## job 9803
// Lowpass
module Lowpass(input clk, input rst, input en, input [15:0] in, output [15:0] out);
Size: about 3100 cells after synthesis, about 510 flip-flops, roughly 35 I/O pins, ~31000 sq um of cells after synthesis.
make LEC_CHECK=0 ABC_AREA=1 CAP_MARGIN=20 CORE_MARGIN=2 CORE_UTILIZATION=72 CTS_CLUSTER_SIZE=72 MAX_ROUTING_LAYER=met4 PLACE_DENSITY_LB_ADDON=0.06 SLEW_MARGIN=20 finish   # period 6.11 ns
run.sh (not shown) runs the stock make flow with config.mk's settings and CLKGATE_MAP_FILE=.
Completing all stages was not enough for job 9803: its layout failed the final checks because of setup timing.
Here is what was changed in the inputs of job 2099 compared with job 9803.
# job 9803
export LEC_CHECK = 0
export ABC_AREA = 1
export CAP_MARGIN = 20
export CORE_MARGIN = 2
export CORE_UTILIZATION = 72
export CTS_CLUSTER_SIZE = 72
export MAX_ROUTING_LAYER = met4
export PLACE_DENSITY_LB_ADDON = 0.06
export SLEW_MARGIN = 20
create_clock -name core_clock -period 6.11 [get_ports {clk}]
# job 2099
export LEC_CHECK = 0
export CAP_MARGIN = 20
export CORE_MARGIN = 2
export CORE_UTILIZATION = 40
export SLEW_MARGIN = 20
create_clock -name core_clock -period 10.0 [get_ports {clk}]
[summary]
- In job 2099 the synthesized cell area turned out 1.5% lower than in job 9803.
- Compared with job 9803, in job 2099 count of final hold-check violations ~0 delta, non-clock buffer count -about 90%, cell total in the yosys stat output -712, count of max-cap constraint violations ~0 delta.
- Re required arrival time at the worst endpoint: job 2099 and job 9803 aren't equal, and the higher value belongs to job 2099.
- Job 2099 reached the end of the flow, and the finished layout is clean on the timing, DRC and antenna checks.
- Compared with job 9803, job 2099 instantiates a smaller number of standard cells.
- Job 2099 vs job 9803 — die size rose about 80%.

* * *

Lowpass again, from the RTL that the note above started with.
export LEC_CHECK = 0
export ABC_AREA = 0
export CAP_MARGIN = 25
export CELL_PAD_IN_SITES_DETAIL_PLACEMENT = 1
export CELL_PAD_IN_SITES_GLOBAL_PLACEMENT = 3
export CORE_ASPECT_RATIO = 1.96
export CORE_MARGIN = 10
export CORE_UTILIZATION = 48
export GPL_ROUTABILITY_DRIVEN = 1
export GPL_TIMING_DRIVEN = 1
export HOLD_SLACK_MARGIN = 0.13
export MAX_ROUTING_LAYER = met5
export MIN_ROUTING_LAYER = met2
export PLACE_DENSITY_LB_ADDON = 0.26
export SETUP_SLACK_MARGIN = 1.76
export SLEW_MARGIN = 20
export TNS_END_PERCENT = 5
create_clock -name core_clock -period 11.4 [get_ports {clk}]
Change:
- ABC_AREA: 0 -> not set
- CAP_MARGIN: 25 -> 20
- CELL_PAD_IN_SITES_DETAIL_PLACEMENT: 1 -> 2
- CELL_PAD_IN_SITES_GLOBAL_PLACEMENT: 3 -> not set
- CORE_ASPECT_RATIO: 1.96 -> not set
- CORE_MARGIN: 10 -> 8
- CORE_UTILIZATION: 48 -> 40
- GPL_ROUTABILITY_DRIVEN: 1 -> not set
- HOLD_SLACK_MARGIN: 0.13 -> not set
- MAX_ROUTING_LAYER: met5 -> met4
- MIN_ROUTING_LAYER: met2 -> not set
- PLACE_DENSITY_LB_ADDON: 0.26 -> not set
- SETUP_SLACK_MARGIN: 1.76 -> not set
- SLEW_MARGIN: 20 -> 30
- TNS_END_PERCENT: 5 -> not set
- clock period: 11.4 -> 7.82 ns (I/O delays scaled with it)
Outcome:
- With this change the flow finished but fails on setup timing
- setup slack is worse by 3.1 ns
- count of clock-buffer cells in the layout rises by 12
- cell area rises by a little under a tenth
- cell count rises by about a fifth
Change:
- CELL_PAD_IN_SITES_DETAIL_PLACEMENT: 2 -> not set
- CORE_MARGIN: 8 -> 2
- GPL_TIMING_DRIVEN: 1 -> not set
- MAX_ROUTING_LAYER: met4 -> not set
- SLEW_MARGIN: 30 -> 20
- clock period: 7.82 -> 9.66 ns (I/O delays scaled with it)
What happened:
- Now the flow completed with no timing, DRC or antenna violations
- setup slack improves by 1.6 ns
- final cell count falls by a little under a tenth
- wire length falls by well over a third
- hold slack degrades by 0.0031 ns
- synthesized cell count does not change
- count of clock-buffer cells in the layout falls by 5
- non-clock buffer count falls by 258
- final area falls by a few percent
Change:
- CORE_UTILIZATION: 40 -> 66
- SETUP_SLACK_MARGIN: not set -> 1.6
- clock period: 9.66 -> 6.72 ns (I/O delays scaled with it)
Result:
- This time the run reached the layout checks and failed them: setup timing
- utilization came out higher by 33 points
- global-route usage is higher by 11 points
- clock skew increases by 0.014 ns
- wire length is higher by 6.4%
- via count rises by 7.3%
- clock-buffer cell count rose by 6
Change:
- CELL_PAD_IN_SITES_DETAIL_PLACEMENT: not set -> 2
- CORE_ASPECT_RATIO: not set -> 0.94
- CORE_MARGIN: 2 -> 5
- CORE_UTILIZATION: 66 -> 40
- GPL_ROUTABILITY_DRIVEN: not set -> 0
- GPL_TIMING_DRIVEN: not set -> 1
- MAX_ROUTING_LAYER: not set -> met4
- SETUP_SLACK_MARGIN: 1.6 -> not set
- SLEW_MARGIN: 20 -> 30
- clock period: 6.72 -> 7.82 ns (I/O delays scaled with it)
What happened: The changed run reached the layout checks and failed them: setup timing. Cell count increases by 11%. Cell area climbs by 2.1%. Worst setup slack improves by 0.37 ns. Core utilization went down by 30 points. Via count goes up by 14%. Die area goes up by about 70%.

* * *

Starting RTL as in the previous note.
clock: 5.41 ns
lec_check: 0
abc_area: 1
cap_margin: 20
core_margin: 2
core_utilization: 72
cts_cluster_size: 37
place_density_lb_addon: 0.07
setup_slack_margin: 1.6
slew_margin: 20
The starting point completed, yet does not pass: setup timing.
Change:
- CAP_MARGIN: 20 -> 40
- CTS_CLUSTER_SIZE: 37 -> 10
- GPL_ROUTABILITY_DRIVEN: not set -> 0
- HOLD_SLACK_MARGIN: not set -> 0.28
- PLACE_DENSITY_LB_ADDON: 0.07 -> 0.06
- SETUP_SLACK_MARGIN: 1.6 -> 0.82
- TNS_END_PERCENT: not set -> 10
- clock period: 5.41 -> 5.58 ns (I/O delays scaled with it)
What happened: The new run finished but failed the layout checks on setup timing; clock-buffer cell count decreases by 14; design area decreases by 1.6%; cell count decreases by 1.2%; routed wire length decreases by 0.87%.

* * *

run 1:
Starting RTL as in the previous note.
clock: 7.65 ns
lec_check: 0
cap_margin: 20
cell_pad_in_sites_detail_placement: 2
cell_pad_in_sites_global_placement: 3
core_aspect_ratio: 0.94
core_margin: 5
core_utilization: 40
gpl_routability_driven: 1
gpl_timing_driven: 0
max_routing_layer: met5
min_routing_layer: met2
slew_margin: 30
tns_end_percent: 50
Status run 1: flow complete, layout not clean - negative setup slack
Input changes introduced in run 2 (baseline for comparison: run 1):
==> flow/config.mk <==
export PLATFORM = sky130hd
export DESIGN_NAME = Lowpass
export DESIGN_NICKNAME = Lowpass
export VERILOG_FILES = /design/flow/design.v
export SDC_FILE = /design/flow/constraint.sdc
export NUM_CORES = 4
export LEC_CHECK = 0
export ABC_AREA = 1
export CAP_MARGIN = 20
export CORE_MARGIN = 2
export CORE_UTILIZATION = 72
export CTS_CLUSTER_SIZE = 10
export GPL_ROUTABILITY_DRIVEN = 0
export PLACE_DENSITY_LB_ADDON = 0.06
export SLEW_MARGIN = 20
export TNS_END_PERCENT = 10
==> flow/constraint.sdc <==
create_clock -name core_clock -period 5.58 [get_ports {clk}]
set_input_delay 1.1160 -clock core_clock [delete_from_list [all_inputs] [get_ports {clk}]]
set_output_delay 1.1160 -clock core_clock [all_outputs]
set_load 0.01 [all_outputs]
[summary]
- STATUS run=run 2 STAGES=ALL_DONE FINAL_CHECKS=FAILED CAUSE=negative setup slack
- Comparing run 1 and run 2, setup slack is lower on run 2.
- Synthesized cell count in run 2 is 29% above run 1.
#### Input delta (run 3 over run 2)
==> flow/config.mk <==
export PLATFORM = sky130hd
export DESIGN_NAME = Lowpass
export DESIGN_NICKNAME = Lowpass
export VERILOG_FILES = /design/flow/design.v
export SDC_FILE = /design/flow/constraint.sdc
export NUM_CORES = 4
export LEC_CHECK = 0
export ABC_AREA = 1
export CAP_MARGIN = 20
export CELL_PAD_IN_SITES_DETAIL_PLACEMENT = 0
export CELL_PAD_IN_SITES_GLOBAL_PLACEMENT = 0
export CORE_ASPECT_RATIO = 1.1
export CORE_MARGIN = 3
export CORE_UTILIZATION = 72
export GPL_ROUTABILITY_DRIVEN = 1
export GPL_TIMING_DRIVEN = 1
export MAX_ROUTING_LAYER = met5
export PLACE_DENSITY_LB_ADDON = 0.26
export SETUP_SLACK_MARGIN = 0.62
export SLEW_MARGIN = 20
==> flow/constraint.sdc <==
create_clock -name core_clock -period 7.92 [get_ports {clk}]
set_input_delay 1.5840 -clock core_clock [delete_from_list [all_inputs] [get_ports {clk}]]
set_output_delay 1.5840 -clock core_clock [all_outputs]
set_load 0.01 [all_outputs]
[summary]
[flow] run 3 | stages: complete | final checks: fail | reason: negative setup slack
Between run 2 and run 3, initial cell density of the core increased.
On run 3: net total in the final layout is 0.55% lower than what run 2 gave.
Relative to run 2, first-iteration detailed-routing DRC count increased by 33% in run 3.
Delta (run 3 minus run 2): required time reported for the critical path endpoint grew by 1.88 ns, worst setup slack grew by 1.74 ns, multi-input combinational cell area grew by 0.30%, wire length of the first global-routing pass grew by 9.7 mm, largest buffer count on any clock path held steady.

* * *

## run A
Lowpass again, from the RTL that the note above started with.
==> flow/design.v (excerpt) <==
module Lowpass(input clk, input rst, input en, input [15:0] in, output [15:0] out);
Settings: LEC_CHECK=0, CAP_MARGIN=20, CORE_MARGIN=2, CORE_UTILIZATION=72, PLACE_DENSITY=0.67, SLEW_MARGIN=20; clock period 7.83 ns.
[flow] run A | stages: complete | final checks: fail | reason: negative setup slack
Input changes introduced in run B (baseline for comparison: run A):
-- flow/config.mk --
<<< run A, line 10
export CORE_UTILIZATION = 72
export PLACE_DENSITY = 0.67
>>> run B, line 10
export CORE_UTILIZATION = 42
==> flow/constraint.sdc <==
create_clock -name core_clock -period 9.66 [get_ports {clk}]
set_input_delay 1.9320 -clock core_clock [delete_from_list [all_inputs] [get_ports {clk}]]
set_output_delay 1.9320 -clock core_clock [all_outputs]
set_load 0.01 [all_outputs]
Notes after the runs:
Run B: PASS, flow complete, no timing, DRC or antenna violations. Changes observed in run B relative to run A: tightest hold margin saw a decrease; register-to-register slack up 1950 ps; proportion of cell area spent on the clock network flat; final setup violation count went down by 10; global routing usage on met2 went down 24 points. Looking at run A and run B, the tally of unique sky130hd cells used after synthesis is a wash. Across both runs, met3 routing resource usage after global routing was lower for run B than for run A.
> inputs changed (run B -> run C)
-- flow/config.mk --
<<< run B, line 8
>>> run C, line 8
export ABC_AREA = 1
<<< run B, line 10
export CORE_UTILIZATION = 42
>>> run C, line 11
export CORE_UTILIZATION = 72
export CTS_CLUSTER_DIAMETER = 38
export CTS_CLUSTER_SIZE = 72
export MAX_ROUTING_LAYER = met4
export PLACE_DENSITY_LB_ADDON = 0.06
export SETUP_SLACK_MARGIN = 1.53
==> flow/constraint.sdc <==
create_clock -name core_clock -period 5.37 [get_ports {clk}]
set_input_delay 1.0740 -clock core_clock [delete_from_list [all_inputs] [get_ports {clk}]]
set_output_delay 1.0740 -clock core_clock [all_outputs]
set_load 0.01 [all_outputs]
[summary]
- No crash in run C: every stage finished, but the layout fails its final checks due to negative setup slack.
- Of the two values seen for destination of the critical timing path, out[8] was produced by run B and out[9] by run C.
- Run C gives less setup slack than run B did.
- Run C vs. run B: count of cells resized by post-cts repair climbed 93; critical path depth climbed 4.3%.
- Core utilization of the finished layout sits higher in run C than in run B.
For run D, these inputs were changed with respect to run C:
==> flow/config.mk <==
export PLATFORM = sky130hd
export DESIGN_NAME = Lowpass
export DESIGN_NICKNAME = Lowpass
export VERILOG_FILES = /design/flow/design.v
export SDC_FILE = /design/flow/constraint.sdc
export NUM_CORES = 4
export LEC_CHECK = 0
export CAP_MARGIN = 0
export CELL_PAD_IN_SITES_DETAIL_PLACEMENT = 1
export CELL_PAD_IN_SITES_GLOBAL_PLACEMENT = 1
export CORE_ASPECT_RATIO = 0.63
export CORE_MARGIN = 2
export CORE_UTILIZATION = 66
export GPL_ROUTABILITY_DRIVEN = 0
export PLACE_DENSITY = 0.78
export SLEW_MARGIN = 40
==> flow/constraint.sdc <==
create_clock -name core_clock -period 7.21 [get_ports {clk}]
set_input_delay 1.4420 -clock core_clock [delete_from_list [all_inputs] [get_ports {clk}]]
set_output_delay 1.4420 -clock core_clock [all_outputs]
set_load 0.01 [all_outputs]
## What came out
- Status run C: flow complete, layout not clean - negative setup slack
- Run D never completed; the flow aborted with a tool error in clock tree synthesis.
- Run D gives less die boundary height than run C did.
- Comparing run C and run D, the higher cell total after placement was measured on run C.
- The number of rows in the core area in run D sits 13 below the value recorded for run C.
- For the cell count in the Yosys report, run D came in about 23% lower than run C did.
- Delta (run D minus run C): die area went up 3300 um2; initial core utilization went down 6.4 points.
- Diff run C -> run D: multiplexer share of the synthesized area shows an increase of 12 points, mapped cell area went down.
